$ cat design.v
module alu #(
   parameter N_BITS = 32,
   parameter N_OPCODE = 6
)
(  input [N_BITS-1:0]   i_datoA,
   input [N_BITS-1:0]   i_datoB,
   input [N_OPCODE-1:0] i_opcode,
   output reg  [N_BITS-1:0] o_aluResult,
   output                   o_cero
);
   always @(*) begin
      case(i_opcode)
         6'b000000:  o_aluResult = i_datoA & i_datoB;
         6'b000001:   o_aluResult = i_datoA | i_datoB;
         6'b000010:  o_aluResult = i_datoA + i_datoB;
         6'b000011: o_aluResult = $unsigned(i_datoA) + $unsigned(i_datoB);
         6'b000100:  o_aluResult = ~(i_datoA | i_datoB);
         6'b000101:  begin
                o_aluResult = i_datoA ^ i_datoB; 
                end
         6'b000110:  o_aluResult = i_datoA << i_datoB;
         6'b000111:  o_aluResult = i_datoA >> i_datoB;
         6'b001000:  o_aluResult = i_datoA >>> i_datoB;
         6'b001001: o_aluResult = i_datoB << i_datoA;
         6'b001010: o_aluResult = i_datoB >> i_datoA;
         6'b001011: o_aluResult = i_datoB >>> i_datoA;
         6'b001100: o_aluResult = $unsigned(i_datoA) - $unsigned(i_datoB);
         6'b001101:  o_aluResult = i_datoA - i_datoB;
         6'b001110:  o_aluResult = i_datoA < i_datoB;
         6'b001111:  o_aluResult = i_datoB << 16;
         6'b010000:   o_aluResult = (i_datoA + i_datoB) & 32'h000000ff;
         6'b010001:   o_aluResult = (i_datoA + i_datoB) & 32'h0000ffff;
         6'b010010:  o_aluResult = ($unsigned(i_datoA) + $unsigned(i_datoB)) & 32'h000000ff;
         6'b010011:  o_aluResult = ($unsigned(i_datoA) + $unsigned(i_datoB)) & 32'h0000ffff;
         default: o_aluResult = {N_BITS{1'b0}}; 
      endcase
   end 
   assign o_cero = (o_aluResult == 0);
endmodule
`timescale 1ns / 1ps
module aluControl#(
      parameter N_OPCODE  = 6,
      parameter N_ALUOP = 2
)
(  input  [N_OPCODE-1:0]  i_funct,  
   input  [N_OPCODE-1:0]  i_op,     
   input  [N_ALUOP-1:0] i_aluOp,  
   output reg [N_OPCODE-1:0] o_opcodeAlu
);
   always@(*) begin
      case(i_aluOp)
      2'b00:  
      begin
         case(i_op)  
            6'b100000: o_opcodeAlu = 6'b010000;  
            6'b100001: o_opcodeAlu = 6'b010001;  
            6'b100011: o_opcodeAlu = 6'b010001;  
            6'b100100: o_opcodeAlu = 6'b010010;  
            6'b100101: o_opcodeAlu = 6'b010011;  
            6'b100111: o_opcodeAlu = 6'b000011;  
            6'b101000: o_opcodeAlu = 6'b0;  
            6'b101001: o_opcodeAlu = 6'b0;  
            6'b101011: o_opcodeAlu = 6'b0;  
            default: o_opcodeAlu = {N_OPCODE{1'b1}};   
         endcase
      end
      2'b01:  
      begin
         case(i_op)
            6'b000100,
            6'b000101: o_opcodeAlu = {N_OPCODE{1'b1}};  
            default: o_opcodeAlu = {N_OPCODE{1'b1}};
         endcase
      end
      2'b10:  
      begin
         case(i_funct)  
            6'b100100: o_opcodeAlu = 6'b000000;  
            6'b100101: o_opcodeAlu = 6'b000001;  
            6'b100001: o_opcodeAlu = 6'b000011;  
            6'b100111: o_opcodeAlu = 6'b000100;  
            6'b100110: o_opcodeAlu = 6'b000101;  
            6'b000000: o_opcodeAlu = 6'b000010;  
            6'b000011: o_opcodeAlu = 6'b001000;  
            6'b000100: o_opcodeAlu = 6'b001001;  
            6'b000110: o_opcodeAlu = 6'b001010;  
            6'b000111: o_opcodeAlu = 6'b001010;  
            6'b100011: o_opcodeAlu = 6'b001100;  
            6'b100010: o_opcodeAlu = 6'b001101;  
            6'b101010: o_opcodeAlu = 6'b001110;  
            6'b001000: o_opcodeAlu = {N_OPCODE{1'b1}};  
            6'b001001: o_opcodeAlu = {N_OPCODE{1'b1}};  
            default: o_opcodeAlu = {N_OPCODE{1'b1}};  
         endcase
      end
      2'b11:  
      begin
         case(i_op)  
            6'b001111: o_opcodeAlu = 6'b001111;  
            6'b001000: o_opcodeAlu = 6'b000010;  
            6'b001100: o_opcodeAlu = 6'b000000;  
            6'b001101: o_opcodeAlu = 6'b000001;  
            6'b001110: o_opcodeAlu = 6'b000101;  
            6'b001010: o_opcodeAlu = 6'b001110;  
            default: o_opcodeAlu = {N_OPCODE{1'b1}};  
         endcase
      end
      default: o_opcodeAlu = {N_OPCODE{1'b1}};  
      endcase
   end  
endmodule
`timescale 1ns / 1ps
module fowarding_unit #(
   parameter N_BITS_REG = 6
)
(   
   input  [N_BITS_REG-1:0] i_rt_id,
   input  [N_BITS_REG-1:0] i_rs_id,
   input  [N_BITS_REG-1:0] i_rd_EX_MEM,
   input  i_regWrite_EX_MEM,
   input  [N_BITS_REG-1:0] i_rd_MEM_WB, 
   input  i_regWrite_MEM_WB,
   output reg [1:0] o_forwardA,
   output reg [1:0] o_forwardB
);
   reg [2:0] temp1_EX;   
   reg [2:0] temp2_EX;   
   reg [3:0] temp1_MEM;  
   reg [3:0] temp2_MEM;  
   always @(*) begin 
      o_forwardA = 2'b00;
      o_forwardB = 2'b00;
      temp1_EX = {i_regWrite_EX_MEM, 
                     (i_rd_EX_MEM != 0), 
                     (i_rd_EX_MEM == i_rs_id)};
      temp2_EX = {i_regWrite_EX_MEM, 
                     (i_rd_EX_MEM != 0), 
                     (i_rd_EX_MEM == i_rt_id)};
      if(temp1_EX == 3'b111)
         o_forwardA = 2'b10;  
      if(temp2_EX == 3'b111)
         o_forwardB = 2'b10;  
      temp1_MEM = {i_regWrite_MEM_WB, 
                     (i_rd_MEM_WB != 0),
                  ~(i_regWrite_EX_MEM && (i_rd_EX_MEM != 0) && (i_rd_EX_MEM == i_rs_id)), 
                     (i_rd_MEM_WB == i_rs_id)};
      temp2_MEM = {i_regWrite_MEM_WB, 
                     (i_rd_MEM_WB != 0),
                  ~(i_regWrite_EX_MEM && (i_rd_EX_MEM != 0) && (i_rd_EX_MEM == i_rt_id)), 
                     (i_rd_MEM_WB == i_rt_id)};
      if(temp1_MEM == 4'b1111)
         o_forwardA = 2'b01;  
      if(temp2_MEM == 4'b1111)
         o_forwardB = 2'b01;  
   end 
endmodule
`timescale 1ns / 1ps
module IExecute #(
   parameter N_BITS = 32,
   parameter N_BITS_REG = 5,
   parameter N_OPCODE = 6
)
(  input i_clk, i_reset,
   input  i_exec_mode,
   input  i_step,
   input [1:0] i_aluOP,  
   input i_aluSrc,
   input [N_BITS-1:0] i_datoLeido1,  
   input [N_BITS-1:0] i_datoLeido2,
   input [N_BITS-1:0] i_datoExtSigno,
   input [N_BITS-1:0] i_instruccion,  
   input [N_BITS_REG-1:0] i_rt_id,  
   input [N_BITS_REG-1:0] i_rd_id,  
   input [N_BITS_REG-1:0] i_rt_OR_rd,  
   input [N_BITS_REG-1:0] i_rd_EX_MEM,  
   input [N_BITS_REG-1:0] i_rd_MEM_WB,  
   input [N_BITS_REG-1:0] i_rs_id,      
   input [N_BITS-1:0] i_wbData,
   input [N_BITS-1:0] i_memData,
   input i_memToReg,
   input i_regWrite_EX_MEM,
   input i_regWrite_MEM_WB,
   input [1:0] i_branch,
   input i_memWrite,
   input [1:0]i_memRead,
   input i_regWrite,
   input i_halt,
   output reg [N_BITS-1:0] o_instruccion,
   output reg  o_ceroSignal,
   output reg  [N_BITS-1:0] o_aluResult,
   output reg [N_BITS-1:0] o_datoLeido2,
   output reg [N_BITS_REG-1:0] o_rd_data,  
   output reg [N_BITS_REG-1:0] o_rt_OR_rd,
   output reg o_memToReg,
   output reg [1:0] o_branch,
   output reg o_memWrite,
   output reg o_memRead,
   output reg o_regWrite,
   output reg o_halt
);
   wire  [N_BITS-1:0] w_aluResult;
   wire  w_ceroSignal;
   wire [1:0] w_forwardA;
   wire [1:0] w_forwardB;
   reg [N_BITS-1:0] dato1ALU;  
   reg [N_BITS-1:0] dato2ALU;  
   reg [N_BITS-1:0] dato2_preALU;  
   wire [N_OPCODE-1:0] aluOpcode;  
   reg memToReg;
   reg regWrite_EX_MEM;
   reg regWrite_MEM_WB;
   reg branch;
   reg memWrite;
   reg memRead;
   always @(*)begin  
      case(w_forwardA)
         2'b00: dato1ALU = i_datoLeido1; 
         2'b01: dato1ALU = i_wbData;
         2'b10: dato1ALU = i_memData;
         default: dato1ALU = 32'h00000000;
      endcase
   end 
   always @(*)begin  
      case(w_forwardB)
         2'b00: dato2_preALU = i_datoLeido2; 
         2'b01: dato2_preALU = i_wbData;
         2'b10: dato2_preALU = i_memData;
         default: dato2_preALU = 32'h00000000;
      endcase
   end 
   always @(*)begin  
      case(i_aluSrc)
         1'b0: dato2ALU = dato2_preALU;
         1'b1: dato2ALU = i_datoExtSigno;
         default: dato2ALU = 32'h00000000;
      endcase
   end 
   always@(posedge i_clk) begin: EX_MEM
      if(i_reset) begin
         o_memToReg <= 1'b0;
         o_branch   <= 1'b0;
         o_memWrite <= 1'b0;
         o_memRead  <= 1'b0;
         o_aluResult <= 32'h00000000;
         o_ceroSignal <= 1'b0;
         o_datoLeido2 <= 32'h00000000;
         o_rd_data <= 6'b000000;
         o_rt_OR_rd <= 6'b000000;
         o_regWrite  <= 1'b0;
      end 
      else begin
         if((i_exec_mode == 1'b0 || (i_exec_mode && i_step)))
         begin
            o_instruccion <= i_instruccion;
            o_memToReg <= i_memToReg;
            o_branch   <= i_branch;
            o_memWrite <= i_memWrite;
            o_memRead  <= i_memRead;
            o_aluResult <= w_aluResult;
            o_ceroSignal <= w_ceroSignal;
            o_datoLeido2 <= dato2_preALU; 
            o_rd_data <= i_rd_id; 
            o_rt_OR_rd <= i_rt_OR_rd; 
            o_regWrite  <= i_regWrite;
            o_halt      <= i_halt;
         end
      end 
   end 
   aluControl
   u_aluBlock (
      .i_aluOp(i_aluOP),   
      .i_funct(i_instruccion[5:0]),  
      .i_op(i_instruccion[31:26]),  
      .o_opcodeAlu(aluOpcode)  
   );
   alu
   u_alu_1(
      .i_datoA(dato1ALU),
      .i_datoB(dato2ALU),
      .i_opcode(aluOpcode),
      .o_aluResult(w_aluResult),
      .o_cero(w_ceroSignal)
   );
   fowarding_unit
   u_corto (
      .i_rt_id(i_rt_id),
      .i_rs_id(i_rs_id),
      .i_rd_EX_MEM(i_rd_EX_MEM),
      .i_regWrite_EX_MEM(i_regWrite_EX_MEM),
      .i_rd_MEM_WB(i_rd_MEM_WB),
      .i_regWrite_MEM_WB(i_regWrite_MEM_WB),
      .o_forwardA(w_forwardA),
      .o_forwardB(w_forwardB)
   );
endmodule
$ cat run.sh
#!/bin/bash
# the make line also repeats each setting of config.mk as NAME=value (left out here)
make -C /OpenROAD-flow-scripts/flow DESIGN_CONFIG=/design/flow/config.mk WORK_HOME=/design/flow/orfs CLKGATE_MAP_FILE= finish
$ cat config.mk
export PLATFORM = sky130hd
export DESIGN_NAME = IExecute
export DESIGN_NICKNAME = IExecute
export VERILOG_FILES = /design/flow/design.v
export SDC_FILE = /design/flow/constraint.sdc
export NUM_CORES = 4
export LEC_CHECK = 0
export CAP_MARGIN = 20
export CORE_MARGIN = 2
export CORE_UTILIZATION = 50
export SETUP_SLACK_MARGIN = -0.52
export SLEW_MARGIN = 20
export TNS_END_PERCENT = 5
$ cat constraint.sdc
create_clock -name core_clock -period 6.88 [get_ports {i_clk}]
set_input_delay 1.3760 -clock core_clock [delete_from_list [all_inputs] [get_ports {i_clk}]]
set_output_delay 1.3760 -clock core_clock [all_outputs]
set_load 0.01 [all_outputs]
==> results of run 1 <==
stage by stage:
| stage | hold WS (ps) | worst slack [ps] |
|---|---|---|
| global placement | 438 | -1320 |
| detailed placement | 446 | -1470 |
| CTS | 455 | -519 |
| floorplan | 476 | -506 |
what timing repair did:
action                     CTS
setup endpoints to repair    3
pin swaps                   12
setup buffers                6
gates resized               37
routing by layer:
layer	track usage, %	overflow
met4	58.3	1
met2	84.6	3
met5	26.4	0
met3	49.7	0
met1	67.4	0
==> impl_metrics.ini, run 1 <==
; implementation run metrics
[status]
run_status = stopped before the end
outcome.stop_stage = 5_1_grt
error = [ERROR GRT-0116] Global routing finished with congestion. Check the congestion regions in the DRC Viewer.

[placement]
dp_hpwl_um = 103000
placement.io_buffers = 351
place_congestion = 1.50
dpl_cells = 4512
place_area_sq_mm = 0.0302

[cts]
clock_tree.buffer_depth = 2
clock_sink_count = 114
clk_root_buffer_cell = clkbuf_16
cts_buffers = 17
hold_buffers = 0
h-tree-depth = 4

[logic_synthesis]
synth_cell_type_count = 103
fraction_of_synthesized_area_in_multiplexers_pct = 4.75
seq_area_frac_synth_pct = 13.2
syn_nets = 3295
synth-seq-cells = 114
synth-main-ff-cell = dfxtp_1
postSynthCellCount = 2953
common_cells = nor2_1 (293), a21oi_1 (240), nand2_1 (217)
enable_flop_cells = 33
simple_gate_area_share_pct = 26.5
yosys.stat.chipArea_sq_mm = 0.0198
compound_area_share_pct = 40.7
yosysMostFrequentCell = nor2_1
yosys.area_share.xor_xnor_pct = 1.02
post_synth_main_logic_family = AND-OR/OR-AND gates
synth-cells-yosys = 2953
mapped_area_sq_mm = 0.0198
adder_share_pct = 6.62
yosys.area.top_type = dfxtp_1
synth_area_per_cell_sq_um = 6.72
yosys_warnings = 8
yosys-top-cells-area = dfxtp_1 (8.2%), ha_1 (6.4%), a21oi_1 (6.1%)
post-synth-top-area-fraction_pct = 8.17
async_reset_ff_share_pct = 0

[die]
die_w_um = 203
core_region_area_sq_mm = 0.0389
num_rows = 72
floorplanUtilization_pct = 51.0
dieArea_sq_mm = 0.0413
die-height_um = 203
top_level_ports = 353

[global_routing]
grt_util_all_layers_pct = 66.1
grt.overflow.total = 4
==> run 2, diff against run 1 <==
ABC_AREA = 0   (was not set)
CAP_MARGIN = 10   (was 20)
CELL_PAD_IN_SITES_DETAIL_PLACEMENT = 1   (was not set)
CELL_PAD_IN_SITES_GLOBAL_PLACEMENT = 1   (was not set)
CORE_ASPECT_RATIO = 0.85   (was not set)
CORE_MARGIN = 8   (was 2)
CORE_UTILIZATION = 49   (was 50)
CTS_CLUSTER_DIAMETER = 105   (was not set)
CTS_CLUSTER_SIZE = 47   (was not set)
GPL_ROUTABILITY_DRIVEN = 0   (was not set)
GPL_TIMING_DRIVEN = 1   (was not set)
HOLD_SLACK_MARGIN = -0.08   (was not set)
MAX_ROUTING_LAYER = met5   (was not set)
MIN_ROUTING_LAYER = met2   (was not set)
PLACE_DENSITY_LB_ADDON = 0.3   (was not set)
SETUP_SLACK_MARGIN = 1.06   (was -0.52)
SLEW_MARGIN = 25   (was 20)
TNS_END_PERCENT = 15   (was 5)
clock period = 12.9 ns   (was 6.88 ns; I/O delays follow)
==> run 2 against run 1 <==
Compared with the run above: the run again fails in 5_1_grt; synthesized area unchanged; synthesized cell count unchanged; die size up 14%.
==> impl_metrics.ini, run 2 <==
; implementation run metrics
[status]
outcome.stop_stage = 5_1_grt
error = [ERROR GRT-0116] Global routing finished with congestion. Check the congestion regions in the DRC Viewer.
run_status = stopped before the end

[logic_synthesis]
yosys.stat.chipArea_sq_mm = 0.0198
synth-cells-yosys = 2953
synth-main-ff-cell = dfxtp_1
synth_cell_type_count = 103
async_reset_ff_share_pct = 0
yosys_warnings = 8
yosysMostFrequentCell = nor2_1
common_cells = nor2_1 (293), a21oi_1 (240), nand2_1 (217)
post_synth_main_logic_family = AND-OR/OR-AND gates
yosys.area_share.xor_xnor_pct = 1.02
adder_share_pct = 6.62
postSynthCellCount = 2953
seq_area_frac_synth_pct = 13.2
compound_area_share_pct = 40.7
yosys-top-cells-area = dfxtp_1 (8.2%), ha_1 (6.4%), a21oi_1 (6.1%)
yosys.area.top_type = dfxtp_1
synth_area_per_cell_sq_um = 6.72
simple_gate_area_share_pct = 26.5
syn_nets = 3295
enable_flop_cells = 33
synth-seq-cells = 114
mapped_area_sq_mm = 0.0198
post-synth-top-area-fraction_pct = 8.17
fraction_of_synthesized_area_in_multiplexers_pct = 4.75

[cts]
hold_buffers = 0
post-cts-setup-buffer-count = 0
cts_buffers = 17
clk_root_buffer_cell = clkbuf_16
clock_tree.buffer_depth = 2
cts-resized-gates = 0
h-tree-depth = 4
clock_sink_count = 114

[die]
core_region_area_sq_mm = 0.0402
die-height_um = 202
die_w_um = 234
num_rows = 68
dieArea_sq_mm = 0.0472
top_level_ports = 353
floorplanUtilization_pct = 49.3

[global_routing]
grt.overflow.total = 2570
grt_util_all_layers_pct = 101

[placement]
dp_hpwl_um = 105000
placement.io_buffers = 351
## run 2: per-stage QoR
step	total power, uW	setup slack [ps]	hold slack [ps]	std cells	cell area, sq um
4_1_cts	2090	2060	456	3724	24500
3_3_place_gp	1490	2200	438	3692	23900
2_1_floorplan	1040	3870	476	2953	19800
3_5_place_dp	1540	1820	447	3692	23900
## run 2: routing by layer
layer  global-route usage (%)  overflow
met1                        -         -
met2                     94.4       458
met3                      118      1655
met4                     88.0       290
met5                      104       167
==> run 3, diff against run 2 <==
ABC_AREA = not set   (was 0)
CAP_MARGIN = 20   (was 10)
CELL_PAD_IN_SITES_DETAIL_PLACEMENT = 0   (was 1)
CELL_PAD_IN_SITES_GLOBAL_PLACEMENT = not set   (was 1)
CORE_ASPECT_RATIO = 1.05   (was 0.85)
CORE_MARGIN = 2   (was 8)
CORE_UTILIZATION = 38   (was 49)
CTS_CLUSTER_DIAMETER = not set   (was 105)
CTS_CLUSTER_SIZE = 80   (was 47)
GPL_ROUTABILITY_DRIVEN = not set   (was 0)
GPL_TIMING_DRIVEN = not set   (was 1)
HOLD_SLACK_MARGIN = 0.28   (was -0.08)
MAX_ROUTING_LAYER = met4   (was met5)
MIN_ROUTING_LAYER = met1   (was met2)
PLACE_DENSITY = 0.48   (was not set)
PLACE_DENSITY_LB_ADDON = not set   (was 0.3)
SETUP_SLACK_MARGIN = 2.24   (was 1.06)
TNS_END_PERCENT = 35   (was 15)
clock period = 8.01 ns   (was 12.9 ns; I/O delays follow)
==> run 3 against run 2 <==
Compared with the run above: the run now finishes clean; synthesized area unchanged; synthesized cell count unchanged; die size up 15%.
==> impl_metrics.ini, run 3 <==
; physical design summary
[critical_path]
critical_path.reg2reg.startpoint = o_aluResult[30]
critPathKind = input port to register
worst-r2r-setup-slack_ps = 7180
crit_path_start = i_rs_id[2]
r2r-end = o_aluResult[30]
worstRegToRegCells = 2
critical_path.cell_chain = clkdlybuf4s50_1, xnor2_1, nand4_1, or2_2, buf_6, a31oi_4, inv_2, buf_4, buf_4, nand2_1, o22ai_1, a31oi_1, o211ai_1, buf_4, a221oi_2, o2111ai_1, a2111oi_2, and4bb_1, nor4b_4, nand4_1, nor4_2, buf_4, nand4_1, o32ai_2
critical-path-max-stage-delay_ps = 580
timing.critical_path.fanout_max = 42
worst_path_dominant_cell_family = AND-OR/OR-AND gates
setup.worst_path.start_class = input port
critical_path_buf_inv_count = 7
cp_common_cell = buf_4
end_kind = register
worst_ep_required_time_ps = 8400
crit_path_end = o_ceroSignal
critical_path.slowest_cell = clkdlybuf4s50_1
critical_path_at_ps = 7650
path_depth = 24

[logic_synthesis]
common_cells = nor2_1 (293), a21oi_1 (240), nand2_1 (217)
postSynthCellCount = 2953
async_reset_ff_share_pct = 0
synth-seq-cells = 114
post-synth-top-area-fraction_pct = 8.17
yosys.stat.chipArea_sq_mm = 0.0198
enable_flop_cells = 33
synth-cells-yosys = 2953
mapped_area_sq_mm = 0.0198
yosys_warnings = 8
yosys.area.top_type = dfxtp_1
seq_area_frac_synth_pct = 13.2
yosys.area_share.xor_xnor_pct = 1.02
synth_area_per_cell_sq_um = 6.72
yosys-top-cells-area = dfxtp_1 (8.2%), ha_1 (6.4%), a21oi_1 (6.1%)
fraction_of_synthesized_area_in_multiplexers_pct = 4.75
synth-main-ff-cell = dfxtp_1
yosysMostFrequentCell = nor2_1
adder_share_pct = 6.62
synth_cell_type_count = 103
syn_nets = 3295
compound_area_share_pct = 40.7
simple_gate_area_share_pct = 26.5
post_synth_main_logic_family = AND-OR/OR-AND gates

[cts]
clock_tree.buffer_depth = 2
tritoncts_clock_tree = built
hold_buffers = 0
worst_skew_pair.late_latency_ps = 480
clk_root_buffer_cell = clkbuf_16
cts.reportedPaths.clkPinSlew_ps = 70
clock_sink_count = 114
cts_buffers = 17
h-tree-depth = 4

[min_path]
hold_path_class = register to register
min_delay_worst_endpoint = o_rt_OR_rd[4]
hold_start = o_rt_OR_rd[4]
whs_path_depth = 2

[power_and_ir_drop]
clock_power_share_pct = 19.9
pg_clk_uw = 827
pwr.group.combinational_uw = 2660
p_sw_share_pct = 48.7
p_seq_share_pct = 16.0
power.density_mw_per_mm2 = 134
internal_cell_power_uw = 2130
power_sequential_uw = 665
power.static_leakage_uw = 0.0117
power.combinational.fraction_pct = 64.1
ir_drop_mv = 0.142
largestPowerGroup = combinational logic
netSwitchingPower_uw = 2020

[global_routing]
grt_util_all_layers_pct = 52.9
grt_pass1_vias = 29600
grt.overflow.total = 0
first_pass_grt_wire_length_um = 202000
grt_start_max_net_pins = 79
antenna_found_initial = 10

[cells_and_area]
area_delta_synth_final_pct = 56.0
layout_cell_area_excl_fill_sq_mm = 0.0310
n_fill_cell = 4781
nets = 4023
final_core_util_pct = 60.1
layout.cells.non_filler = 4404

[timing]
timing_hold_violations_final = 0
period_minus_slack_ps = 7260
worst_slew_pin_slew_ps = 1190
timing.fmax_mhz = 138
fin_worst_hold_slack_ps = 454
unrepaired_setup_endpoints_after_global_routing = yes
clock-skew-final_ps = 0
timing.slew.headroom_pct = 20.1
setup_viol = 0
finalMaxSlewViolations = 0
period_utilization_post_route_pct = 90.6

[die]
die-height_um = 238
core_region_area_sq_mm = 0.0515
die_w_um = 227
top_level_ports = 353
dieArea_sq_mm = 0.0541
floorplanUtilization_pct = 38.6
num_rows = 85

[route]
routed-via-count = 32000
drc_errors = 0
dr.pass1.iters = 22
antenna_violating_nets_post_route = 0
routed_via_density = 7.27
avgRoutedWirePerCell_um = 33.1
wirelength_um = 146000
drtIter0Drc = 6840

[placement]
dp_hpwl_um = 111000
dpl_cells = 4246
place_area_sq_mm = 0.0273
place_congestion = 1.22
placement.io_buffers = 351

[flow_run]
maximum_capacitance_violations = 0
tool_warnings = 101

[status]
run_status = complete, no violations
[run 3: metal layers]
layer / track usage, % / up-vias / part of all wire (%)
met5: - / - / 0
met2: 71.4 / 3141 / 39
met1: 59.2 / 14800 / 35
met3: 25.5 / 1105 / 16
li1: - / 13000 / -
met4: 40.5 / 0 / 10
[run 3: area by class of cell]
type | instances | area [sq um] | area share [%]
Multi-Input combinational cell | 2485 | 17900 | 57.9
Timing Repair Buffer | 960 | 8530 | 27.5
Sequential cell | 114 | 2610 | 8.44
Tap cell | 696 | 871 | 2.81
Clock buffer | 17 | 425 | 1.37
Inverter | 103 | 397 | 1.28
Clock inverter | 15 | 160 | 0.517
Antenna cell | 14 | 35.0 | 0.113
[run 3: per-stage QoR]
| step | setup TNS, ps | worst slack (ps) | power (uW) |
|---|---|---|---|
| 2_1_floorplan | 0 | 956 | 1710 |
| 3_3_place_gp | -525 | -411 | 2770 |
| 3_5_place_dp | -1040 | -440 | 2800 |
| 4_1_cts | 0 | 980 | 3810 |
| 5_1_grt | 0 | 570 | 4220 |
| 6_report | 0 | 750 | 4160 |
[run 3: what timing repair did]
| action | CTS | global route |
|---|---|---|
| endpoints found under the setup margin | 33 | 33 |
| gates cloned | 1 | 1 |
| resized | 315 | 203 |
| setup buffers | 58 | 49 |
| pin swaps | 114 | 91 |
==> run 4, diff against run 3 <==
CELL_PAD_IN_SITES_DETAIL_PLACEMENT = not set   (was 0)
CORE_ASPECT_RATIO = not set   (was 1.05)
CORE_UTILIZATION = 17   (was 38)
CTS_CLUSTER_SIZE = not set   (was 80)
HOLD_SLACK_MARGIN = not set   (was 0.28)
MAX_ROUTING_LAYER = not set   (was met4)
MIN_ROUTING_LAYER = not set   (was met1)
PLACE_DENSITY = not set   (was 0.48)
SETUP_SLACK_MARGIN = not set   (was 2.24)
SLEW_MARGIN = 20   (was 25)
TNS_END_PERCENT = not set   (was 35)
clock period = 16.7 ns   (was 8.01 ns; I/O delays follow)
==> run 4 against run 3 <==
Compared with the run above: critical path depth unchanged; global-route usage shrank 28 points; combinational power down 62%; largest cell class unchanged.
==> impl_metrics.ini, run 4 <==
; physical design summary
[timing]
unrepaired_setup_endpoints_after_global_routing = no
setup_viol = 0
period_utilization_post_route_pct = 73.0
finalMaxSlewViolations = 0
finalWorstSetupSlack_ps = 4510
period_minus_slack_ps = 12190
finalSetupTns_ps = 0
worst_slew_pin_slew_ps = 1270
timing.fmax_mhz = 82.0
timing_hold_violations_final = 0
clock-skew-final_ps = 0
timing.slew.headroom_pct = 14.9

[min_path]
whs_path_depth = 2
hold_path_class = register to register
hold_start = o_rd_data[0]
min_delay_worst_endpoint = o_rd_data[0]

[global_routing]
grt_util_all_layers_pct = 24.9
first_pass_grt_wire_length_um = 212000
grt_pass1_vias = 26400
antenna_found_initial = 5
grt_start_max_net_pins = 75
grt.overflow.total = 0

[logic_synthesis]
post-synth-top-area-fraction_pct = 8.17
common_cells = nor2_1 (293), a21oi_1 (240), nand2_1 (217)
fraction_of_synthesized_area_in_multiplexers_pct = 4.75
seq_area_frac_synth_pct = 13.2
yosysMostFrequentCell = nor2_1
mapped_area_sq_mm = 0.0198
synth_area_per_cell_sq_um = 6.72
synth-seq-cells = 114
post_synth_main_logic_family = AND-OR/OR-AND gates
synth_cell_type_count = 103
yosys.area_share.xor_xnor_pct = 1.02
synth-cells-yosys = 2953
adder_share_pct = 6.62
yosys.area.top_type = dfxtp_1
syn_nets = 3295
yosys.stat.chipArea_sq_mm = 0.0198
postSynthCellCount = 2953
enable_flop_cells = 33
compound_area_share_pct = 40.7
yosys-top-cells-area = dfxtp_1 (8.2%), ha_1 (6.4%), a21oi_1 (6.1%)
yosys_warnings = 8
async_reset_ff_share_pct = 0
simple_gate_area_share_pct = 26.5
synth-main-ff-cell = dfxtp_1

[critical_path]
critical-path-max-stage-delay_ps = 900
crit_path_end = o_ceroSignal
r2r-end = o_aluResult[9]
end_kind = register
critical_path.cell_chain = clkdlybuf4s50_1, or4_4, o211ai_4, buf_4, or2_2, buf_4, a311oi_2, nor2_1, ha_1, o21ba_2, a21boi_0, nor2_1, a221o_1, a221oi_1, o41ai_1, a211oi_1, o211ai_1, nor4_1, nand4_1, nor4b_2, nand4_1, nor4_1, nand4_1, o32ai_1
critical_path_buf_inv_count = 3
critical_path.slowest_cell = nor4_1
worst-r2r-setup-slack_ps = 15960
critical_path_at_ps = 12630
timing.critical_path.fanout_max = 62
path_depth = 24
setup.worst_path.start_class = input port
critPathKind = input port to register
worst_ep_required_time_ps = 17140
worstRegToRegCells = 2
critical_path.reg2reg.startpoint = o_aluResult[9]
crit_path_start = i_rd_EX_MEM[2]
cp_common_cell = nand4_1
worst_path_dominant_cell_family = simple AND/OR/NAND/NOR gates

[placement]
place_congestion = 1.07
place_area_sq_mm = 0.0254
pre_cts_slack_ps = 4430
dp_hpwl_um = 122000
placement.io_buffers = 351

[cts]
h-tree-depth = 4
clock_tree.buffer_depth = 2
clock_sink_count = 114
tritoncts_clock_tree = built
cts.reportedPaths.clkPinSlew_ps = 60
worst_skew_pair.late_latency_ps = 530
cts-resized-gates = 0
clk_root_buffer_cell = clkbuf_16
post-cts-setup-buffer-count = 0
hold_buffers = 0
cts_buffers = 17

[route]
antenna_violating_nets_post_route = 0
routed_via_density = 5.97
avgRoutedWirePerCell_um = 32.6
dr.pass1.iters = 7
antennaDiodeCount = 0
wirelength_um = 155000
routed-via-count = 28300
drc_errors = 0
drtIter0Drc = 4307

[cells_and_area]
nets = 3551
layout_cell_area_excl_fill_sq_mm = 0.0260
area_delta_synth_final_pct = 31.2
n_fill_cell = 13100
combGateArea_sq_mm = 0.0160
area_of_all_sequential_standard_cells_sq_mm = 0.00261

[status]
run_status = complete, no violations

[power_and_ir_drop]
power.combinational.fraction_pct = 58.0
p_seq_share_pct = 18.5
ir_drop_mv = 0.0898
pwr.group.combinational_uw = 1000
largestPowerGroup = combinational logic
clock_power_share_pct = 23.6
power.static_leakage_uw = 0.00883
pg_clk_uw = 407
internal_cell_power_uw = 849
netSwitchingPower_uw = 876
p_sw_share_pct = 50.8
power_sequential_uw = 318
power.density_mw_per_mm2 = 66.3

[flow_run]
tool_warnings = 95
maximum_capacitance_violations = 0

[die]
die_w_um = 346
top_level_ports = 353
dieArea_sq_mm = 0.119
die-height_um = 346
floorplanUtilization_pct = 17.1
core_region_area_sq_mm = 0.116
num_rows = 125
run 4: metrics by stage:
step                      total power, uW  cells  hold WS (ps)  utilization, %
after floorplan                       806   2953           476               -
after global placement               1280   4712           440            21.9
after detailed placement             1270   4713           443            21.9
after CTS                            1700   4745           452            22.4
after global routing                 1780   4746           468            22.4
final                                1730   4746           450            22.4
run 4: layout make-up:
class                   instances  area share (%)
flip-flops and latches        114            10.0
repair buffers                488            17.5
inverters                     103            1.48
clock inverters                14           0.577
multi-input cells            2485            61.4
clock buffers                  18            1.69
well taps                    1524            7.32
run 4: per-layer routing:
metal	up-vias	wire (um)	share of wire [%]	track usage [%]
met5	-	13	0.0084	0
met4	2	13000	8.4	17.6
met3	482	16400	11	6.09
met2	2136	65900	43	37.9
met1	13700	59400	38	30.6
li1	12000	-	-	-
==> run 5, diff against run 4 <==
CELL_PAD_IN_SITES_DETAIL_PLACEMENT = 0   (was not set)
CORE_ASPECT_RATIO = 0.94   (was not set)
CORE_UTILIZATION = 71   (was 17)
CTS_CLUSTER_DIAMETER = 225   (was not set)
CTS_CLUSTER_SIZE = 81   (was not set)
MAX_ROUTING_LAYER = met4   (was not set)
MIN_ROUTING_LAYER = met1   (was not set)
PLACE_DENSITY_LB_ADDON = 0.01   (was not set)
SETUP_SLACK_MARGIN = -0.09   (was not set)
SLEW_MARGIN = 25   (was 20)
TNS_END_PERCENT = 50   (was not set)
clock period = 3.63 ns   (was 16.7 ns; I/O delays follow)
==> run 5 against run 4 <==
Compared with the run above: the run now fails in 3_5_place_dp; synthesized area is the same; synthesized cell count is the same; die size shrank 75%.
==> impl_metrics.ini, run 5 <==
; implementation run metrics
[logic_synthesis]
enable_flop_cells = 33
simple_gate_area_share_pct = 26.5
adder_share_pct = 6.62
yosys_warnings = 8
post_synth_main_logic_family = AND-OR/OR-AND gates
synth-cells-yosys = 2953
common_cells = nor2_1 (293), a21oi_1 (240), nand2_1 (217)
async_reset_ff_share_pct = 0
seq_area_frac_synth_pct = 13.2
yosys.area_share.xor_xnor_pct = 1.02
synth-main-ff-cell = dfxtp_1
compound_area_share_pct = 40.7
synth-seq-cells = 114
yosys.area.top_type = dfxtp_1
postSynthCellCount = 2953
yosys-top-cells-area = dfxtp_1 (8.2%), ha_1 (6.4%), a21oi_1 (6.1%)
post-synth-top-area-fraction_pct = 8.17
yosys.stat.chipArea_sq_mm = 0.0198
synth_area_per_cell_sq_um = 6.72
mapped_area_sq_mm = 0.0198
synth_cell_type_count = 103
fraction_of_synthesized_area_in_multiplexers_pct = 4.75
yosysMostFrequentCell = nor2_1
syn_nets = 3295

[placement]
place_congestion = 1.71
placement.io_buffers = 351

[die]
core_region_area_sq_mm = 0.0276
die-height_um = 166
dieArea_sq_mm = 0.0293
die_w_um = 176
floorplanUtilization_pct = 71.9
top_level_ports = 353
num_rows = 59

[status]
outcome.stop_stage = 3_5_place_dp
run_status = stopped before the end
error = [ERROR DPL-0038] Utilization greater than 100%, impossible to legalize
-- run 5: per-stage QoR --
stage | worst slack (ps) | setup TNS [ps] | power [uW] | hold WS (ps)
global placement | -3230 | -80390 | 6420 | 437
floorplan | -2550 | -52380 | 3770 | 476
==> run 6, diff against run 5 <==
CELL_PAD_IN_SITES_DETAIL_PLACEMENT = not set   (was 0)
CORE_ASPECT_RATIO = not set   (was 0.94)
CORE_UTILIZATION = 28   (was 71)
CTS_CLUSTER_DIAMETER = not set   (was 225)
CTS_CLUSTER_SIZE = not set   (was 81)
MAX_ROUTING_LAYER = not set   (was met4)
MIN_ROUTING_LAYER = not set   (was met1)
PLACE_DENSITY_LB_ADDON = not set   (was 0.01)
SETUP_SLACK_MARGIN = not set   (was -0.09)
SLEW_MARGIN = 20   (was 25)
TNS_END_PERCENT = not set   (was 50)
clock period = 10.8 ns   (was 3.63 ns; I/O delays follow)
==> run 6 against run 5 <==
Compared with the run above: now clean on timing, DRC and antenna; die size increased by 150%; synthesized cell count unchanged; synthesized area stayed put.
==> impl_metrics.ini, run 6 <==
; physical design summary
[cts]
cts_buffers = 17
tritoncts_clock_tree = built
hold_buffers = 0
clk_root_buffer_cell = clkbuf_16
worst_skew_pair.late_latency_ps = 480
post-cts-setup-buffer-count = 0
h-tree-depth = 4
cts-resized-gates = 0
cts.reportedPaths.clkPinSlew_ps = 70
clock_tree.buffer_depth = 2
clock_sink_count = 114

[placement]
place_congestion = 1.09
dp_hpwl_um = 123000
placement.io_buffers = 351
place_area_sq_mm = 0.0252
pre_cts_slack_ps = 300

[power_and_ir_drop]
netSwitchingPower_uw = 1360
pwr.group.combinational_uw = 1570
power.combinational.fraction_pct = 58.3
power_sequential_uw = 493
overall_power_uw = 2690
largestPowerGroup = combinational logic
internal_cell_power_uw = 1330
pg_clk_uw = 631
p_sw_share_pct = 50.7
power.density_mw_per_mm2 = 104
power.static_leakage_uw = 0.00917
clock_power_share_pct = 23.4
ir_drop_mv = 0.0863
p_seq_share_pct = 18.3

[critical_path]
setup.worst_path.start_class = input port
timing.critical_path.fanout_max = 8
critical_path_at_ps = 10830
critical_path.cell_chain = clkdlybuf4s50_1, or4_4, o211ai_2, o21ai_0, a311oi_1, a21oi_1, ha_1, o21ai_0, a21boi_0, o21a_1, a41oi_1, o311a_1, o41ai_1, buf_4, a221oi_1, o31ai_1, a21oi_1, a2111oi_0, buf_4, nand4_1, nor4_1, buf_4, nand4_1, o32ai_1
worst_ep_required_time_ps = 11190
cp_common_cell = buf_4
worstRegToRegCells = 2
worst_path_dominant_cell_family = AND-OR/OR-AND gates
critical_path_buf_inv_count = 4
r2r-end = o_aluResult[8]
worst-r2r-setup-slack_ps = 10050
critical_path.reg2reg.startpoint = o_aluResult[8]
crit_path_start = i_rd_MEM_WB[1]
end_kind = register
critical_path.slowest_cell = a311oi_1
path_depth = 24
critPathKind = input port to register
crit_path_end = o_ceroSignal
critical-path-max-stage-delay_ps = 1010

[timing]
timing.slew.headroom_pct = 16.0
clock-skew-final_ps = 0
timing_hold_violations_final = 0
finalMaxSlewViolations = 0
timing.fmax_mhz = 95.8
period_utilization_post_route_pct = 96.6
finalWorstSetupSlack_ps = 366
unrepaired_setup_endpoints_after_global_routing = no
setup_viol = 0
period_minus_slack_ps = 10430
worst_slew_pin_slew_ps = 1250
finalSetupTns_ps = 0

[cells_and_area]
n_fill_cell = 7702
nets = 3616
area_delta_synth_final_pct = 30.3
layout_cell_area_excl_fill_sq_mm = 0.0259

[die]
die_w_um = 270
dieArea_sq_mm = 0.0730
core_region_area_sq_mm = 0.0701
top_level_ports = 353
die-height_um = 270
num_rows = 97
floorplanUtilization_pct = 28.3

[logic_synthesis]
fraction_of_synthesized_area_in_multiplexers_pct = 4.75
async_reset_ff_share_pct = 0
synth-cells-yosys = 2953
yosysMostFrequentCell = nor2_1
post-synth-top-area-fraction_pct = 8.17
compound_area_share_pct = 40.7
yosys_warnings = 8
yosys.stat.chipArea_sq_mm = 0.0198
yosys.area.top_type = dfxtp_1
simple_gate_area_share_pct = 26.5
synth-seq-cells = 114
synth_cell_type_count = 103
synth_area_per_cell_sq_um = 6.72
enable_flop_cells = 33
mapped_area_sq_mm = 0.0198
synth-main-ff-cell = dfxtp_1
yosys-top-cells-area = dfxtp_1 (8.2%), ha_1 (6.4%), a21oi_1 (6.1%)
postSynthCellCount = 2953
syn_nets = 3295
seq_area_frac_synth_pct = 13.2
common_cells = nor2_1 (293), a21oi_1 (240), nand2_1 (217)
post_synth_main_logic_family = AND-OR/OR-AND gates
yosys.area_share.xor_xnor_pct = 1.02
adder_share_pct = 6.62

[global_routing]
grt_pass1_vias = 26700
antenna_found_initial = 13
first_pass_grt_wire_length_um = 214000
grt_util_all_layers_pct = 41.0
grt.overflow.total = 0
grt_start_max_net_pins = 75

[flow_run]
maximum_capacitance_violations = 0
tool_warnings = 95

[min_path]
hold_path_class = register to register
hold_start = o_datoLeido2[29]
whs_path_depth = 2
min_delay_worst_endpoint = o_datoLeido2[29]

[route]
antenna_violating_nets_post_route = 0
drtIter0Drc = 3949
drc_errors = 0
routed_via_density = 6.77
routed-via-count = 28700
wirelength_um = 155000
avgRoutedWirePerCell_um = 36.7
dr.pass1.iters = 7

[status]
run_status = complete, no violations
## run 6: layout make-up
| class | instances | area [sq um] | area share (%) |
|---|---|---|---|
| multi-input combinational | 2485 | 16000 | 61.8 |
| timing repair buffer | 553 | 5100 | 19.7 |
| sequential | 114 | 2610 | 10.1 |
| tap | 940 | 1180 | 4.55 |
| clock buffer | 18 | 450 | 1.74 |
| inverter | 103 | 387 | 1.49 |
| clock inverter | 14 | 143 | 0.551 |
| antenna | 3 | 7.51 | 0.0290 |
## run 6: layer usage
layer  GRT usage, %  share of wire [%]
met1           50.0                 38
met5              0              0.054
met2           61.3                 42
met3           11.7                 11
met4           30.3                9.1
## run 6: through the flow
step           hold WS (ps)  std cells  util, %
2_1_floorplan           476       2953        -
3_3_place_gp            438       4194     36.0
3_5_place_dp            446       4194     36.0
4_1_cts                 458       4226     36.8
5_1_grt                 468       4227     36.9
6_report                452       4230     36.9
==> run 7, diff against run 6 <==
CORE_UTILIZATION = 40   (was 28)
SETUP_SLACK_MARGIN = -0.52   (was not set)
clock period = 6.0 ns   (was 10.8 ns; I/O delays follow)
==> run 7 against run 6 <==
Compared with the run above: the layout now fails its checks (setup timing); sequential power increased by 81%; utilization increased by 33 points; sequential cell count unchanged; clock skew unchanged; largest cell class unchanged; synthesized area unchanged; count of clock-buffer cells in the layout decreased by 1; wire length increased by 0.77%; global-route usage increased by 18 points; cell count increased by 18%; register-to-register slack got worse by 4800 ps; sequential share of layout area decreased by 2.5 points; clock power increased by 73%; critical endpoint unchanged.
==> impl_metrics.ini, run 7 <==
; physical design summary
[logic_synthesis]
synth-main-ff-cell = dfxtp_1
syn_nets = 3295
async_reset_ff_share_pct = 0
common_cells = nor2_1 (293), a21oi_1 (240), nand2_1 (217)
mapped_area_sq_mm = 0.0198
compound_area_share_pct = 40.7
fraction_of_synthesized_area_in_multiplexers_pct = 4.75
seq_area_frac_synth_pct = 13.2
yosys.area.top_type = dfxtp_1
yosys_warnings = 8
yosys-top-cells-area = dfxtp_1 (8.2%), ha_1 (6.4%), a21oi_1 (6.1%)
yosys.stat.chipArea_sq_mm = 0.0198
synth_area_per_cell_sq_um = 6.72
yosys.area_share.xor_xnor_pct = 1.02
synth_cell_type_count = 103
adder_share_pct = 6.62
simple_gate_area_share_pct = 26.5
synth-seq-cells = 114
post-synth-top-area-fraction_pct = 8.17
yosysMostFrequentCell = nor2_1
enable_flop_cells = 33
post_synth_main_logic_family = AND-OR/OR-AND gates
postSynthCellCount = 2953
synth-cells-yosys = 2953

[cts]
worst_skew_pair.late_latency_ps = 480
cts.reportedPaths.clkPinSlew_ps = 60
h-tree-depth = 4
tritoncts_clock_tree = built
clock_tree.buffer_depth = 2
cts_buffers = 17
clk_root_buffer_cell = clkbuf_16
clock_sink_count = 114

[power_and_ir_drop]
internal_cell_power_uw = 3100
p_sw_share_pct = 46.6
p_seq_share_pct = 15.4
overall_power_uw = 5800
pwr.group.combinational_uw = 3820
largestPowerGroup = combinational logic
ir_drop_mv = 0.220
power.combinational.fraction_pct = 65.9
power.static_leakage_uw = 0.0145
power_sequential_uw = 891
clock_power_share_pct = 18.8
netSwitchingPower_uw = 2700
power.density_mw_per_mm2 = 169
pg_clk_uw = 1090

[timing]
finalWorstSetupSlack_ps = -1070
setup_viol = 33
period_utilization_post_route_pct = 118
clock-skew-final_ps = 0
timing_hold_violations_final = 0
finalMaxSlewViolations = 0
finalSetupTns_ps = -11360
period_minus_slack_ps = 7070
unrepaired_setup_endpoints_after_global_routing = yes
timing.slew.headroom_pct = 11.6
worst_slew_pin_slew_ps = 1320
timing.fmax_mhz = 141

[die]
top_level_ports = 353
die_w_um = 227
dieArea_sq_mm = 0.0514
num_rows = 81
floorplanUtilization_pct = 40.5
core_region_area_sq_mm = 0.0490
die-height_um = 227

[route]
wirelength_um = 156000
routed_via_density = 7.07
antenna_violating_nets_post_route = 0
drtIter0Drc = 6376
routed-via-count = 35200
drc_errors = 0
dr.pass1.iters = 12
avgRoutedWirePerCell_um = 31.4

[critical_path]
critical-path-max-stage-delay_ps = 480
timing.critical_path.fanout_max = 12
cp_common_cell = buf_4
worst-r2r-setup-slack_ps = 5250
critical_path_at_ps = 7460
crit_path_end = o_ceroSignal
critical_path.slowest_cell = clkdlybuf4s50_1
end_kind = register
worstRegToRegCells = 2
critPathKind = input port to register
worst_ep_required_time_ps = 6390
worst_path_dominant_cell_family = AND-OR/OR-AND gates
setup.worst_path.start_class = input port
r2r-end = o_aluResult[17]
critical_path_buf_inv_count = 8
path_depth = 28
critical_path.reg2reg.startpoint = o_aluResult[17]
crit_path_start = i_rd_EX_MEM[1]

[global_routing]
first_pass_grt_wire_length_um = 220000
grt_util_all_layers_pct = 58.7
grt.overflow.total = 0
antenna_found_initial = 14
grt_start_max_net_pins = 71
grt_pass1_vias = 33100

[placement]
place_congestion = 1.29
dp_hpwl_um = 123000
placement.io_buffers = 351

[cells_and_area]
nets = 4634
n_fill_cell = 4094
area_delta_synth_final_pct = 72.7
final_core_util_pct = 70.0

[flow_run]
tool_warnings = 98
maximum_capacitance_violations = 0

[status]
layout_violations = setup timing
run_status = failed layout checks

[min_path]
hold_start = o_rd_data[3]
hold_path_class = register to register
whs_path_depth = 2
min_delay_worst_endpoint = o_rd_data[3]
run 7: timing repair:
action / 4_1_cts / 5_1_grt
pin swaps: 19 / 33
resized: 66 / 94
setup buffers: 15 / 18
gates cloned: 0 / 2
hold buffers: 0 / 0
setup endpoints to repair: 8 / 13
run 7: metrics by stage:
stage / hold WS [ps] / worst slack (ps) / std cells / cell area [sq um]
finish: 452 / -1070 / 4978 / 34300
global route: 469 / -1120 / 4970 / 34200
CTS: 452 / -806 / 4949 / 33600
detailed placement: 445 / -1710 / 4905 / 32600
global placement: 438 / -1540 / 4905 / 32600
floorplan: 476 / -659 / 2953 / 20100
run 7: layer usage:
| layer | wire, um | global-route usage (%) | up-vias | share of wire (%) |
|---|---|---|---|---|
| met5 | 430 | 7.14 | - | 0.27 |
| met4 | 18500 | 50.6 | 24 | 12 |
| met3 | 26200 | 32.1 | 1312 | 17 |
| met2 | 59400 | 81.2 | 3537 | 38 |
| met1 | 52000 | 64.0 | 16100 | 33 |
| li1 | - | - | 14200 | - |
run 7: cell type report:
cell class,count,area (sq um),area share [%]
flip-flops and latches,114,2610,7.62
inverters,103,389,1.14
clock buffers,17,425,1.24
multi-input cells,2486,16700,48.8
well taps,664,831,2.42
clock inverters,15,173,0.504
diodes,9,22.5,0.0657
repair buffers,1570,13100,38.2
==> run 8, diff against run 7 <==
CELL_PAD_IN_SITES_GLOBAL_PLACEMENT = 3   (was not set)
CORE_MARGIN = 4   (was 2)
CTS_CLUSTER_DIAMETER = 353   (was not set)
CTS_CLUSTER_SIZE = 56   (was not set)
HOLD_SLACK_MARGIN = -0.09   (was not set)
SETUP_SLACK_MARGIN = not set   (was -0.52)
TNS_END_PERCENT = 60   (was not set)
clock period = 19.1 ns   (was 6.0 ns; I/O delays follow)
==> run 8 against run 7 <==
Compared with the run above: synthesized cell count unchanged; die size increased by 3.6%; the run now fails in 3_3_place_gp; synthesized area unchanged.
==> impl_metrics.ini, run 8 <==
; implementation run metrics
[logic_synthesis]
yosys_warnings = 8
post_synth_main_logic_family = AND-OR/OR-AND gates
synth-main-ff-cell = dfxtp_1
fraction_of_synthesized_area_in_multiplexers_pct = 4.75
simple_gate_area_share_pct = 26.5
yosys.stat.chipArea_sq_mm = 0.0198
synth-seq-cells = 114
common_cells = nor2_1 (293), a21oi_1 (240), nand2_1 (217)
adder_share_pct = 6.62
seq_area_frac_synth_pct = 13.2
async_reset_ff_share_pct = 0
postSynthCellCount = 2953
synth_cell_type_count = 103
synth-cells-yosys = 2953
yosysMostFrequentCell = nor2_1
synth_area_per_cell_sq_um = 6.72
post-synth-top-area-fraction_pct = 8.17
yosys.area.top_type = dfxtp_1
enable_flop_cells = 33
syn_nets = 3295
mapped_area_sq_mm = 0.0198
yosys.area_share.xor_xnor_pct = 1.02
yosys-top-cells-area = dfxtp_1 (8.2%), ha_1 (6.4%), a21oi_1 (6.1%)
compound_area_share_pct = 40.7

[die]
floorplanUtilization_pct = 40.5
num_rows = 81
dieArea_sq_mm = 0.0532
die-height_um = 231
core_region_area_sq_mm = 0.0490
die_w_um = 231
top_level_ports = 353

[status]
outcome.stop_stage = 3_3_place_gp
error = [ERROR GPL-0301] Utilization 106.182 % exceeds 100%.
run_status = stopped before the end
==> run 9, diff against run 8 <==
CORE_MARGIN = 2   (was 4)
CTS_CLUSTER_DIAMETER = 226   (was 353)
CTS_CLUSTER_SIZE = 100   (was 56)
HOLD_SLACK_MARGIN = not set   (was -0.09)
TNS_END_PERCENT = not set   (was 60)
clock period = 12.0 ns   (was 19.1 ns; I/O delays follow)
==> run 9 against run 8 <==
Compared with the run above: the run again fails in 3_3_place_gp; die size is 3.4% lower; synthesized area stayed put; synthesized cell count stayed put.
==> impl_metrics.ini, run 9 <==
; implementation run metrics
[logic_synthesis]
compound_area_share_pct = 40.7
syn_nets = 3295
async_reset_ff_share_pct = 0
yosys-top-cells-area = dfxtp_1 (8.2%), ha_1 (6.4%), a21oi_1 (6.1%)
yosys.area.top_type = dfxtp_1
postSynthCellCount = 2953
adder_share_pct = 6.62
synth_cell_type_count = 103
seq_area_frac_synth_pct = 13.2
synth-cells-yosys = 2953
synth-seq-cells = 114
synth_area_per_cell_sq_um = 6.72
yosys.area_share.xor_xnor_pct = 1.02
synth-main-ff-cell = dfxtp_1
post_synth_main_logic_family = AND-OR/OR-AND gates
common_cells = nor2_1 (293), a21oi_1 (240), nand2_1 (217)
post-synth-top-area-fraction_pct = 8.17
enable_flop_cells = 33
yosys.stat.chipArea_sq_mm = 0.0198
fraction_of_synthesized_area_in_multiplexers_pct = 4.75
yosysMostFrequentCell = nor2_1
yosys_warnings = 8
mapped_area_sq_mm = 0.0198
simple_gate_area_share_pct = 26.5

[die]
num_rows = 81
die_w_um = 227
top_level_ports = 353
floorplanUtilization_pct = 40.5
core_region_area_sq_mm = 0.0490
die-height_um = 227
dieArea_sq_mm = 0.0514

[status]
error = [ERROR GPL-0301] Utilization 106.182 % exceeds 100%.
run_status = stopped before the end
outcome.stop_stage = 3_3_place_gp
==> run 10, diff against run 9 <==
ABC_AREA = 1   (was not set)
CELL_PAD_IN_SITES_GLOBAL_PLACEMENT = not set   (was 3)
CORE_UTILIZATION = 71   (was 40)
CTS_CLUSTER_DIAMETER = 297   (was 226)
CTS_CLUSTER_SIZE = 95   (was 100)
PLACE_DENSITY = 0.37   (was not set)
SETUP_SLACK_MARGIN = -0.5   (was not set)
TNS_END_PERCENT = 40   (was not set)
clock period = 7.32 ns   (was 12.0 ns; I/O delays follow)
==> run 10 against run 9 <==
Compared with the run above: the run fails in 5_1_grt; die size decreased by 43%; synthesized area increased by 0.68%; synthesized cell count increased by 27%.
==> impl_metrics.ini, run 10 <==
; implementation run metrics
[die]
core_region_area_sq_mm = 0.0278
dieArea_sq_mm = 0.0295
num_rows = 61
die-height_um = 172
floorplanUtilization_pct = 71.9
die_w_um = 172
top_level_ports = 353

[placement]
placement.io_buffers = 351
dpl_cells = 4378
place_area_sq_mm = 0.0238
place_congestion = 1.33
dp_hpwl_um = 71200
pre_cts_slack_ps = -101

[logic_synthesis]
simple_gate_area_share_pct = 50.2
yosys.area.top_type = nand2_1
post_synth_main_logic_family = simple AND/OR/NAND/NOR gates
adder_share_pct = 6.52
common_cells = nand2_1 (1546), nand3_1 (375), nor2_1 (281)
post-synth-top-area-fraction_pct = 29.0
synth_cell_type_count = 66
enable_flop_cells = 33
yosys-top-cells-area = nand2_1 (29%), nand3_1 (9.4%), dfxtp_1 (8.1%)
synth-main-ff-cell = dfxtp_1
fraction_of_synthesized_area_in_multiplexers_pct = 0.0501
postSynthCellCount = 3743
yosysMostFrequentCell = nand2_1
synth-cells-yosys = 3743
syn_nets = 4085
mapped_area_sq_mm = 0.0200
async_reset_ff_share_pct = 0
compound_area_share_pct = 18.0
synth_area_per_cell_sq_um = 5.34
synth-seq-cells = 114
seq_area_frac_synth_pct = 13.1
yosys_warnings = 8
yosys.stat.chipArea_sq_mm = 0.0200
yosys.area_share.xor_xnor_pct = 1.14

[status]
outcome.stop_stage = 5_1_grt
error = [ERROR GRT-0116] Global routing finished with congestion. Check the congestion regions in the DRC Viewer.
run_status = stopped before the end

[cts]
clock_tree.buffer_depth = 2
cts-resized-gates = 0
hold_buffers = 0
clock_sink_count = 114
post-cts-setup-buffer-count = 0
clk_root_buffer_cell = clkbuf_16
h-tree-depth = 4
cts_buffers = 17

[global_routing]
grt_util_all_layers_pct = 68.5
grt.overflow.total = 4
run 10: per-stage QoR:
step | power (uW) | util (%) | hold WS [ps]
floorplan | 1850 | - | 484
global placement | 2490 | 85.8 | 457
detailed placement | 2560 | 85.8 | 465
CTS | 3410 | 87.8 | 475
run 10: layer usage:
metal | GRT overflow | track usage, %
met3 | 1 | 51.1
met2 | 1 | 88.0
met5 | 0 | 21.6
met1 | 0 | 68.0
met4 | 2 | 66.6
==> run 11, diff against run 10 <==
CORE_ASPECT_RATIO = 1.44   (was not set)
CORE_UTILIZATION = 72   (was 71)
CTS_CLUSTER_DIAMETER = 307   (was 297)
CTS_CLUSTER_SIZE = 98   (was 95)
PLACE_DENSITY = 0.7   (was 0.37)
SETUP_SLACK_MARGIN = 1.66   (was -0.5)
clock period = 5.57 ns   (was 7.32 ns; I/O delays follow)
==> run 11 against run 10 <==
Compared with the run above: the run fails in 3_3_place_gp; die size shrank 1.3%; synthesized area is the same; synthesized cell count is the same.
==> impl_metrics.ini, run 11 <==
; implementation run metrics
[logic_synthesis]
post_synth_main_logic_family = simple AND/OR/NAND/NOR gates
yosysMostFrequentCell = nand2_1
synth_cell_type_count = 66
enable_flop_cells = 33
compound_area_share_pct = 18.0
postSynthCellCount = 3743
adder_share_pct = 6.52
simple_gate_area_share_pct = 50.2
synth-seq-cells = 114
yosys_warnings = 8
common_cells = nand2_1 (1546), nand3_1 (375), nor2_1 (281)
yosys.area.top_type = nand2_1
yosys.area_share.xor_xnor_pct = 1.14
fraction_of_synthesized_area_in_multiplexers_pct = 0.0501
synth-cells-yosys = 3743
yosys-top-cells-area = nand2_1 (29%), nand3_1 (9.4%), dfxtp_1 (8.1%)
synth-main-ff-cell = dfxtp_1
post-synth-top-area-fraction_pct = 29.0
seq_area_frac_synth_pct = 13.1
syn_nets = 4085
async_reset_ff_share_pct = 0
synth_area_per_cell_sq_um = 5.34
mapped_area_sq_mm = 0.0200
yosys.stat.chipArea_sq_mm = 0.0200

[status]
outcome.stop_stage = 3_3_place_gp
run_status = stopped before the end
error = [ERROR GPL-0301] Utilization 101.029 % exceeds 100%.

[die]
top_level_ports = 353
core_region_area_sq_mm = 0.0275
die_w_um = 143
dieArea_sq_mm = 0.0291
num_rows = 73
die-height_um = 204
floorplanUtilization_pct = 72.7
==> run 12, diff against run 11 <==
ABC_AREA = not set   (was 1)
CORE_ASPECT_RATIO = not set   (was 1.44)
CORE_MARGIN = 10   (was 2)
CORE_UTILIZATION = 40   (was 72)
CTS_CLUSTER_DIAMETER = 157   (was 307)
CTS_CLUSTER_SIZE = 100   (was 98)
PLACE_DENSITY = not set   (was 0.7)
SETUP_SLACK_MARGIN = not set   (was 1.66)
TNS_END_PERCENT = not set   (was 40)
clock period = 12.0 ns   (was 5.57 ns; I/O delays follow)
==> run 12 against run 11 <==
Compared with the run above: now clean on timing, DRC and antenna; synthesized cell count is 21% lower; synthesized area down 0.68%; die size grew 100%.
==> impl_metrics.ini, run 12 <==
; physical design summary
[logic_synthesis]
postSynthCellCount = 2953
yosys_warnings = 8
yosys.stat.chipArea_sq_mm = 0.0198
yosys-top-cells-area = dfxtp_1 (8.2%), ha_1 (6.4%), a21oi_1 (6.1%)
async_reset_ff_share_pct = 0
yosysMostFrequentCell = nor2_1
seq_area_frac_synth_pct = 13.2
synth-main-ff-cell = dfxtp_1
compound_area_share_pct = 40.7
fraction_of_synthesized_area_in_multiplexers_pct = 4.75
post_synth_main_logic_family = AND-OR/OR-AND gates
synth_cell_type_count = 103
post-synth-top-area-fraction_pct = 8.17
synth_area_per_cell_sq_um = 6.72
synth-seq-cells = 114
yosys.area.top_type = dfxtp_1
synth-cells-yosys = 2953
yosys.area_share.xor_xnor_pct = 1.02
simple_gate_area_share_pct = 26.5
adder_share_pct = 6.62
syn_nets = 3295
enable_flop_cells = 33
mapped_area_sq_mm = 0.0198
common_cells = nor2_1 (293), a21oi_1 (240), nand2_1 (217)

[die]
dieArea_sq_mm = 0.0589
num_rows = 81
top_level_ports = 353
core_region_area_sq_mm = 0.0490
die_w_um = 243
floorplanUtilization_pct = 40.5
die-height_um = 243

[cts]
clk_root_buffer_cell = clkbuf_16
post-cts-setup-buffer-count = 0
clock_sink_count = 114
worst_skew_pair.late_latency_ps = 480
clock_tree.buffer_depth = 2
hold_buffers = 0
cts_buffers = 17
h-tree-depth = 4
cts.reportedPaths.clkPinSlew_ps = 60
tritoncts_clock_tree = built
cts-resized-gates = 0

[critical_path]
r2r-end = o_aluResult[24]
crit_path_end = o_ceroSignal
critical_path.reg2reg.startpoint = o_aluResult[24]
critical_path_at_ps = 11040
worst_ep_required_time_ps = 12380
critical_path.slowest_cell = a311oi_1
worst-r2r-setup-slack_ps = 11230
critPathKind = input port to register
crit_path_start = i_rd_MEM_WB[1]
end_kind = register
cp_common_cell = nand4_1
worst_path_dominant_cell_family = AND-OR/OR-AND gates
setup.worst_path.start_class = input port
critical-path-max-stage-delay_ps = 1040
path_depth = 22
timing.critical_path.fanout_max = 11
worstRegToRegCells = 2
critical_path_buf_inv_count = 1
critical_path.cell_chain = clkdlybuf4s50_1, or4_4, o211ai_2, o21ai_0, a311oi_1, nor2_1, ha_1, o21ba_2, a21boi_0, nor2_1, a221o_1, a221oi_1, o41ai_1, a211oi_1, o211ai_1, nor4_1, nand4_1, nor4b_2, nand4_1, nor4_1, nand4_1, o32ai_1

[power_and_ir_drop]
pg_clk_uw = 546
p_sw_share_pct = 50.9
power_sequential_uw = 444
largestPowerGroup = combinational logic
p_seq_share_pct = 18.8
internal_cell_power_uw = 1160
power.combinational.fraction_pct = 58.2
clock_power_share_pct = 23.0
overall_power_uw = 2370
ir_drop_mv = 0.0976
power.density_mw_per_mm2 = 94.9
pwr.group.combinational_uw = 1380
netSwitchingPower_uw = 1200
power.static_leakage_uw = 0.00883

[status]
run_status = complete, no violations

[placement]
dp_hpwl_um = 110000
placement.io_buffers = 351
place_congestion = 1.20
dpl_cells = 3850

[timing]
timing.slew.headroom_pct = 10.1
worst_slew_pin_slew_ps = 1350
clock-skew-final_ps = 0
fin_worst_hold_slack_ps = 457
unrepaired_setup_endpoints_after_global_routing = no
timing.fmax_mhz = 93.9
timing_hold_violations_final = 0
finalMaxSlewViolations = 0
setup_viol = 0
period_utilization_post_route_pct = 88.8
period_minus_slack_ps = 10650
finalSetupTns_ps = 0

[flow_run]
maximum_capacitance_violations = 0
tool_warnings = 95

[min_path]
hold_start = o_memWrite
hold_path_class = register to register
whs_path_depth = 2
min_delay_worst_endpoint = o_memWrite

[route]
dr.pass1.iters = 13
wirelength_um = 144000
drc_errors = 0
avgRoutedWirePerCell_um = 37.1
drtIter0Drc = 6106
routed-via-count = 30000
antenna_violating_nets_post_route = 0
routed_via_density = 7.69

[global_routing]
global_route.peak_usage_layer = met2
antenna_found_initial = 13
grt_pass1_vias = 27700
globalRouteMet3Util_pct = 21.4
first_pass_grt_wire_length_um = 202000
grt_start_max_net_pins = 80
grt_util_all_layers_pct = 46.4
groute.layer.met2.usage_pct = 65.5
grt_use_met1_pct = 53.5
grt.overflow.total = 0

[cells_and_area]
area_delta_synth_final_pct = 25.8
nets = 3551
n_fill_cell = 4792
layout.cells.non_filler = 3895
==> run 12: metal layers <==
metal	up-vias	share of wire (%)	routed length, um
li1	12000	-	-
met1	14000	34	49700
met2	3118	39	56700
met3	837	16	23800
met4	16	9.7	14100
met5	-	0.14	198
==> run 12: area by class of cell <==
class                   instances  area (sq um)  area share [%]
multi-input cells            2485         16000            64.1
well taps                     664           831            3.33
clock buffers                  17           425            1.70
diodes                          9          22.5          0.0902
inverters                     103           387            1.55
flip-flops and latches        114          2610            10.5
repair buffers                488          4530            18.2
clock inverters                15           156           0.627
==> run 12: stage by stage <==
step	setup slack [ps]	util [%]	area [sq um]
after floorplan	3150	-	19800
after global placement	1520	49.6	24300
after detailed placement	1400	49.6	24300
after CTS	1870	50.8	24900
after global routing	1190	51.0	24900
final	1350	51.0	25000
==> run 13, diff against run 12 <==
CELL_PAD_IN_SITES_DETAIL_PLACEMENT = 0   (was not set)
CORE_ASPECT_RATIO = 0.85   (was not set)
CORE_MARGIN = 2   (was 10)
CORE_UTILIZATION = 48   (was 40)
CTS_CLUSTER_DIAMETER = not set   (was 157)
CTS_CLUSTER_SIZE = 80   (was 100)
MAX_ROUTING_LAYER = met4   (was not set)
MIN_ROUTING_LAYER = met1   (was not set)
PLACE_DENSITY = 0.48   (was not set)
SLEW_MARGIN = 25   (was 20)
TNS_END_PERCENT = 35   (was not set)
clock period = 6.08 ns   (was 12.0 ns; I/O delays follow)
==> run 13 against run 12 <==
Compared with the run above: synthesized cell count unchanged; die size is 27% lower; the run now fails in 5_1_grt; synthesized area stayed put.
==> impl_metrics.ini, run 13 <==
; implementation run metrics
[status]
run_status = stopped before the end
outcome.stop_stage = 5_1_grt
error = [ERROR GRT-0116] Global routing finished with congestion. Check the congestion regions in the DRC Viewer.

[logic_synthesis]
fraction_of_synthesized_area_in_multiplexers_pct = 4.75
simple_gate_area_share_pct = 26.5
yosysMostFrequentCell = nor2_1
synth-cells-yosys = 2953
enable_flop_cells = 33
postSynthCellCount = 2953
syn_nets = 3295
yosys_warnings = 8
async_reset_ff_share_pct = 0
synth-seq-cells = 114
synth_area_per_cell_sq_um = 6.72
yosys.area_share.xor_xnor_pct = 1.02
yosys.area.top_type = dfxtp_1
adder_share_pct = 6.62
synth-main-ff-cell = dfxtp_1
post_synth_main_logic_family = AND-OR/OR-AND gates
mapped_area_sq_mm = 0.0198
common_cells = nor2_1 (293), a21oi_1 (240), nand2_1 (217)
post-synth-top-area-fraction_pct = 8.17
seq_area_frac_synth_pct = 13.2
yosys.stat.chipArea_sq_mm = 0.0198
synth_cell_type_count = 103
yosys-top-cells-area = dfxtp_1 (8.2%), ha_1 (6.4%), a21oi_1 (6.1%)
compound_area_share_pct = 40.7

[cts]
clock_tree.buffer_depth = 2
clock_sink_count = 114
clk_root_buffer_cell = clkbuf_16
h-tree-depth = 4
cts_buffers = 17

[die]
num_rows = 68
dieArea_sq_mm = 0.0430
top_level_ports = 353
floorplanUtilization_pct = 48.8
die-height_um = 191
core_region_area_sq_mm = 0.0407
die_w_um = 225

[global_routing]
grt.overflow.total = 1
grt_util_all_layers_pct = 74.6

[placement]
dp_hpwl_um = 114000
place_congestion = 1.54
place_area_sq_mm = 0.0319
placement.io_buffers = 351
dpl_cells = 4709
pre_cts_slack_ps = -2000
-- run 13: what timing repair did --
action                     CTS
buffers inserted            51
pin swaps                   99
gates resized              268
setup endpoints to repair   30
gates cloned                 5
hold buffers                 0
hold endpoints to repair     0
-- run 13: through the flow --
step	util, %	TNS, ps
3_3_place_gp	78.5	-23320
4_1_cts	83.6	-487
2_1_floorplan	-	-2080
3_5_place_dp	78.5	-28150
-- run 13: layer usage --
layer,overflow,global-route usage (%)
met3,0,61.1
met5,-,-
met2,0,88.9
met4,1,62.9
met1,0,75.9
Power and IR drop assume default switching activity.
